== run 1 ==
==> flow/design.v (excerpt) <==
module CPU (
    input clk, 
    input reset, 
    output [15:0] pc, 
    input [15:0] instr, 
    output [15:0] alu_out, 
    output mem_read, 
    output mem_write, 
    input [15:0] mem_data
);
For scale: about 2000 cells after synthesis, roughly 350 flip-flops.
clock: 3.0 ns
lec_check: 0
cap_margin: 0
core_margin: 2
core_utilization: 72
cts_cluster_diameter: 299
cts_cluster_size: 82
place_density_lb_addon: 0.0
setup_slack_margin: 0.88
slew_margin: 20
tns_end_percent: 70
run.sh (not shown) runs the stock make flow with config.mk's settings and CLKGATE_MAP_FILE=.
Run 1 is listed as incomplete: the tool reported an error in 5_1_grt and the run ended there.
Input changes introduced in run 2 (baseline for comparison: run 1):
==> flow/config.mk <==
export PLATFORM = sky130hd
export DESIGN_NAME = CPU
export DESIGN_NICKNAME = CPU
export VERILOG_FILES = /design/flow/design.v
export SDC_FILE = /design/flow/constraint.sdc
export NUM_CORES = 4
export LEC_CHECK = 0
export CAP_MARGIN = 20
export CORE_MARGIN = 2
export CORE_UTILIZATION = 23
export SETUP_SLACK_MARGIN = 1.5
export SLEW_MARGIN = 20
==> flow/constraint.sdc <==
create_clock -name core_clock -period 3.14 [get_ports {clk}]
set_input_delay 0.6280 -clock core_clock [delete_from_list [all_inputs] [get_ports {clk}]]
set_output_delay 0.6280 -clock core_clock [all_outputs]
set_load 0.01 [all_outputs]
Findings:
No stage failed in run 2, and the final checks on the layout all came back clean.
[compare] base=run 1 new=run 2: post-placement cell count went up, total die size went up, cell area after placement went up, number of post-CTS setup repair buffers went up.
Inputs modified between run 2 and run 3:
--- a/flow/config.mk
+++ b/flow/config.mk
@@ -8,5 +8,5 @@
 export CAP_MARGIN = 20
 export CORE_MARGIN = 2
-export CORE_UTILIZATION = 23
-export SETUP_SLACK_MARGIN = 1.5
+export CORE_UTILIZATION = 66
+export SETUP_SLACK_MARGIN = 0.51
 export SLEW_MARGIN = 20
==> flow/constraint.sdc <==
create_clock -name core_clock -period 3.35 [get_ports {clk}]
set_input_delay 0.6700 -clock core_clock [delete_from_list [all_inputs] [get_ports {clk}]]
set_output_delay 0.6700 -clock core_clock [all_outputs]
set_load 0.01 [all_outputs]
### Flow results
Worst path arrival time: higher on run 3. Relative to run 2, the final cell area reported for run 3 is lower. On HPWL after detailed placement, the higher figure sits with run 2, not run 3.
## Diff of input files: run 4 against run 3
--- a/flow/config.mk
+++ b/flow/config.mk
@@ -8,5 +8,7 @@
 export CAP_MARGIN = 20
 export CORE_MARGIN = 2
-export CORE_UTILIZATION = 66
-export SETUP_SLACK_MARGIN = 0.51
+export CORE_UTILIZATION = 40
+export MAX_ROUTING_LAYER = met4
+export MIN_ROUTING_LAYER = met2
+export PLACE_DENSITY = 0.36
 export SLEW_MARGIN = 20
==> flow/constraint.sdc <==
create_clock -name core_clock -period 2.81 [get_ports {clk}]
set_input_delay 0.5620 -clock core_clock [delete_from_list [all_inputs] [get_ports {clk}]]
set_output_delay 0.5620 -clock core_clock [all_outputs]
set_load 0.01 [all_outputs]
- Note that the number of violations reported at the end of detailed-routing iteration 0 recorded for run 3 amounts to 0.50 times the value seen in run 4.
- Fmax grows by a few percent when moving from run 3 to run 4.
- Area taken by flip-flops and latches across run 4 and run 3: no real change.
- Run 4 -> stages 100% | layout checks FAIL | setup timing
- Run comparison: run 3 uppermost layer routed met5; run 4 uppermost layer routed met4


run A:
The RTL this note starts from:
==> flow/design.v <==
module ALU (
    input [15:0] data1,
    input [15:0] data2,
    input [3:0] alu_op,  
    output reg [15:0] result
);
    always @(*) begin
        case (alu_op)
            4'b0000: result = data1 + data2;  
            4'b0001: result = data1 - data2;  
            4'b0010: result = data1 & data2;  
            4'b0011: result = data1 | data2;  
            4'b0100: result = data1 ^ data2;  
            4'b0101: result = ~data1;         
            4'b0110: result = data1 << data2[3:0];  
            4'b0111: result = data1 >> data2[3:0];  
            4'b1000: result = (data1 < data2) ? 16'b1 : 16'b0;  
            default: result = 16'b0;
        endcase
    end
endmodule
module Control_Unit (
    input [15:0] instr,
    output reg [3:0] alu_op,
    output reg mem_read,
    output reg mem_write,
    output reg reg_write,
    output reg [3:0] write_reg
);
    always @(*) begin
        case(instr[15:12])
            4'b0000: begin  
                alu_op = 4'b0000;
                mem_read = 1'b0;
                mem_write = 1'b0;
                reg_write = 1'b0;
                write_reg = 4'b0000;
            end
            4'b0001: begin  
                alu_op = 4'b0000;
                mem_read = 1'b0;
                mem_write = 1'b0;
                reg_write = 1'b1;
                write_reg = instr[11:8];
            end
            4'b0010: begin  
                alu_op = 4'b0001;
                mem_read = 1'b0;
                mem_write = 1'b0;
                reg_write = 1'b1;
                write_reg = instr[11:8];
            end
            4'b0011: begin  
                alu_op = 4'b0010;
                mem_read = 1'b0;
                mem_write = 1'b0;
                reg_write = 1'b1;
                write_reg = instr[11:8];
            end
            4'b0100: begin  
                alu_op = 4'b0011;
                mem_read = 1'b0;
                mem_write = 1'b0;
                reg_write = 1'b1;
                write_reg = instr[11:8];
            end
            4'b0101: begin  
                alu_op = 4'b0000;  
                mem_read = 1'b1;
                mem_write = 1'b0;
                reg_write = 1'b1;
                write_reg = instr[11:8];
            end
            4'b0110: begin  
                alu_op = 4'b0000;  
                mem_read = 1'b0;
                mem_write = 1'b1;
                reg_write = 1'b0;
                write_reg = 4'b0000;
            end
            default: begin
                alu_op = 4'b0000;
                mem_read = 1'b0;
                mem_write = 1'b0;
                reg_write = 1'b0;
                write_reg = 4'b0000;
            end
        endcase
    end
endmodule
module Register_File (
    input clk,
    input reset,
    input [3:0] read_reg1,
    input [3:0] read_reg2,
    input [3:0] write_reg,
    input [15:0] write_data,
    input reg_write,
    output [15:0] reg_data1,
    output [15:0] reg_data2
);
    reg [15:0] registers [0:15];
    integer i;
    always @(posedge clk or posedge reset) begin
        if(reset) begin
            for(i=0;i<16;i=i+1)
                registers[i]<=16'b0;
                end
        else if (reg_write) begin
            registers[write_reg] <= write_data;
        end
    end
    assign reg_data1 = registers[read_reg1];
    assign reg_data2 = registers[read_reg2];
endmodule
module Hazard_Detection_Unit (
    input [15:0] if_id_instr,
    input id_ex_mem_read,
    input [3:0] id_ex_write_reg,
    output reg hazard_detected
);
    always @(*) begin
        hazard_detected = (id_ex_mem_read &&
                           (id_ex_write_reg == if_id_instr[11:8] ||
                            id_ex_write_reg == if_id_instr[7:4]));
    end
endmodule
module CPU (
    input clk, 
    input reset, 
    output [15:0] pc, 
    input [15:0] instr, 
    output [15:0] alu_out, 
    output mem_read, 
    output mem_write, 
    input [15:0] mem_data
);
    reg [15:0] pc_reg;
    reg [15:0] if_id_instr;
    reg [15:0] id_ex_reg_data1, id_ex_reg_data2;
    reg [3:0] id_ex_alu_op;
    reg [15:0] id_ex_instr;
    reg id_ex_mem_read, id_ex_mem_write, id_ex_reg_write;
    reg [3:0] id_ex_write_reg;
    wire [15:0] alu_result;
    wire hazard_detected;
    wire [15:0] rf_reg_data1, rf_reg_data2;
    wire [3:0] alu_op;
    wire reg_write;
    wire [3:0] write_reg;
    wire [15:0] write_data;
    reg [15:0] ex_mem_alu_result;
    reg ex_mem_mem_read, ex_mem_mem_write, ex_mem_reg_write;
    reg [3:0] ex_mem_write_reg;
    always @(posedge clk or posedge reset) begin
        if (reset) begin
            pc_reg <= 0;
            if_id_instr <= 16'b0;
        end else if (!hazard_detected) begin
            pc_reg <= pc_reg + 1;
            if_id_instr <= instr;
        end
    end
    Control_Unit cu (
        .instr(if_id_instr), 
        .alu_op(alu_op), 
        .mem_read(mem_read), 
        .mem_write(mem_write), 
        .reg_write(reg_write), 
        .write_reg(write_reg)
    );
    Register_File rf (
        .clk(clk), 
        .reset(reset),
        .read_reg1(if_id_instr[11:8]), 
        .read_reg2(if_id_instr[7:4]), 
        .write_reg(ex_mem_write_reg), 
        .write_data(write_data), 
        .reg_write(ex_mem_reg_write), 
        .reg_data1(rf_reg_data1), 
        .reg_data2(rf_reg_data2)
    );
    ALU alu (
        .data1(id_ex_reg_data1), 
        .data2(id_ex_reg_data2), 
        .alu_op(id_ex_alu_op), 
        .result(alu_result)
    );
    Hazard_Detection_Unit hdu (
        .if_id_instr(if_id_instr),
        .id_ex_mem_read(id_ex_mem_read),
        .id_ex_write_reg(id_ex_write_reg),
        .hazard_detected(hazard_detected)
    );
    assign pc = pc_reg;
    assign alu_out = ex_mem_alu_result;
    always @(posedge clk or posedge reset) begin
        if (reset) begin
            id_ex_reg_data1 <= 16'b0;
            id_ex_reg_data2 <= 16'b0;
            id_ex_alu_op <= 4'b0;
            id_ex_instr <= 16'b0;
            id_ex_mem_read <= 1'b0;
            id_ex_mem_write <= 1'b0;
            id_ex_reg_write <= 1'b0;
            id_ex_write_reg <= 4'b0;
        end else if (!hazard_detected) begin
            id_ex_reg_data1 <= rf_reg_data1;
            id_ex_reg_data2 <= rf_reg_data2;
            id_ex_alu_op <= alu_op;
            id_ex_instr <= if_id_instr;
            id_ex_mem_read <= mem_read;
            id_ex_mem_write <= mem_write;
            id_ex_reg_write <= reg_write;
            id_ex_write_reg <= write_reg;
        end
    end
    always @(posedge clk or posedge reset) begin
        if (reset) begin
            ex_mem_alu_result <= 16'b0;
            ex_mem_mem_read <= 1'b0;
            ex_mem_mem_write <= 1'b0;
            ex_mem_reg_write <= 1'b0;
            ex_mem_write_reg <= 4'b0;
        end else begin
            ex_mem_alu_result <= alu_result;
            ex_mem_mem_read <= id_ex_mem_read;
            ex_mem_mem_write <= id_ex_mem_write;
            ex_mem_reg_write <= id_ex_reg_write;
            ex_mem_write_reg <= id_ex_write_reg;
        end
    end
    assign write_data = ex_mem_mem_read ? mem_data : ex_mem_alu_result;
endmodule
clock: 2.8 ns
lec_check: 0
abc_area: 1
cap_margin: 40
core_margin: 2
core_utilization: 72
cts_cluster_diameter: 198
cts_cluster_size: 14
place_density_lb_addon: 0.27
setup_slack_margin: 0.49
slew_margin: 5
#### Input delta (run B over run A)
Settings: a deleted ABC_AREA that had been 1; a change of SLEW_MARGIN from 5 to 20; a change of CORE_UTILIZATION from 72 to 64; a change of SETUP_SLACK_MARGIN from 0.49 to 0.68; a deleted CTS_CLUSTER_SIZE that had been 14; a deleted PLACE_DENSITY_LB_ADDON that had been 0.27; a deleted CTS_CLUSTER_DIAMETER that had been 198; a change of CAP_MARGIN from 40 to 20; a change of the clock period (ns, I/O delays scaled along) from 2.8 to 2.58.
==> results <==
Run B did not run to completion, as it errored out during global routing. Run B vs run A: number of nets at floorplan down in run B. Run A has lower post-synthesis share of cell area spent on xor and xnor gates than run B. Against run A, core box area in run B rose by more than 10%. Run B vs. run A: maximum root-to-sink buffer count shows no meaningful change; standard cell area after detailed placement shows an increase of 920 um2. Side by side, mean instance size in the synthesized netlist turned out higher in run B than in run A. Against run A, cell count after placement in run B fell by more than 10%. Compared with run A, run B shows post-cts gate resize count higher by 321. Run A has a higher core utilization before placement than run B. Synthesized cell count down 544 in run B wrt run A. When run B is set beside run A, its post-synthesis mux area share turns out to be 3.6 points larger.
--- input diff run B..run C ---
Settings: a change of CORE_UTILIZATION from 64 to 40; a change of SETUP_SLACK_MARGIN from 0.68 to 1.5; a change of the clock period (ns, I/O delays scaled along) from 2.58 to 3.14.
## What came out
- Run C reached the final stage; the timing, design-rule and antenna checks on its layout passed.
- Run C vs run B: die span in x up by more than a quarter
- Diff run C..run B | worst-case clock buffer depth | unchanged
- Re cts-stage hold buffer count: no difference whatsoever between run C and run B.
- Taking run B as the reference, in run C buffers inserted during post-CTS setup optimization climbed about 50%, area enclosed by the die boundary climbed about 60%.
[inputs] run D vs run C
Settings: setting CORE_ASPECT_RATIO to 0.53 for the first time; setting MAX_ROUTING_LAYER to met4 for the first time; changing CORE_UTILIZATION from 40 to 71; changing the clock period (ns, I/O delays scaled along) from 3.14 to 3.12.
Results
Run D did not finish: a tool error stopped it during global routing.
As far as xor/xnor cell area share of the yosys netlist goes, run D and run C are indistinguishable; the numbers are identical.
Run D: number of setup buffers added after CTS higher than run C
[compare] base=run C new=run D: half-perimeter wire length of the detailed placement result went down by about 2.6%; maximum level of the CTS H-tree dropped 1.
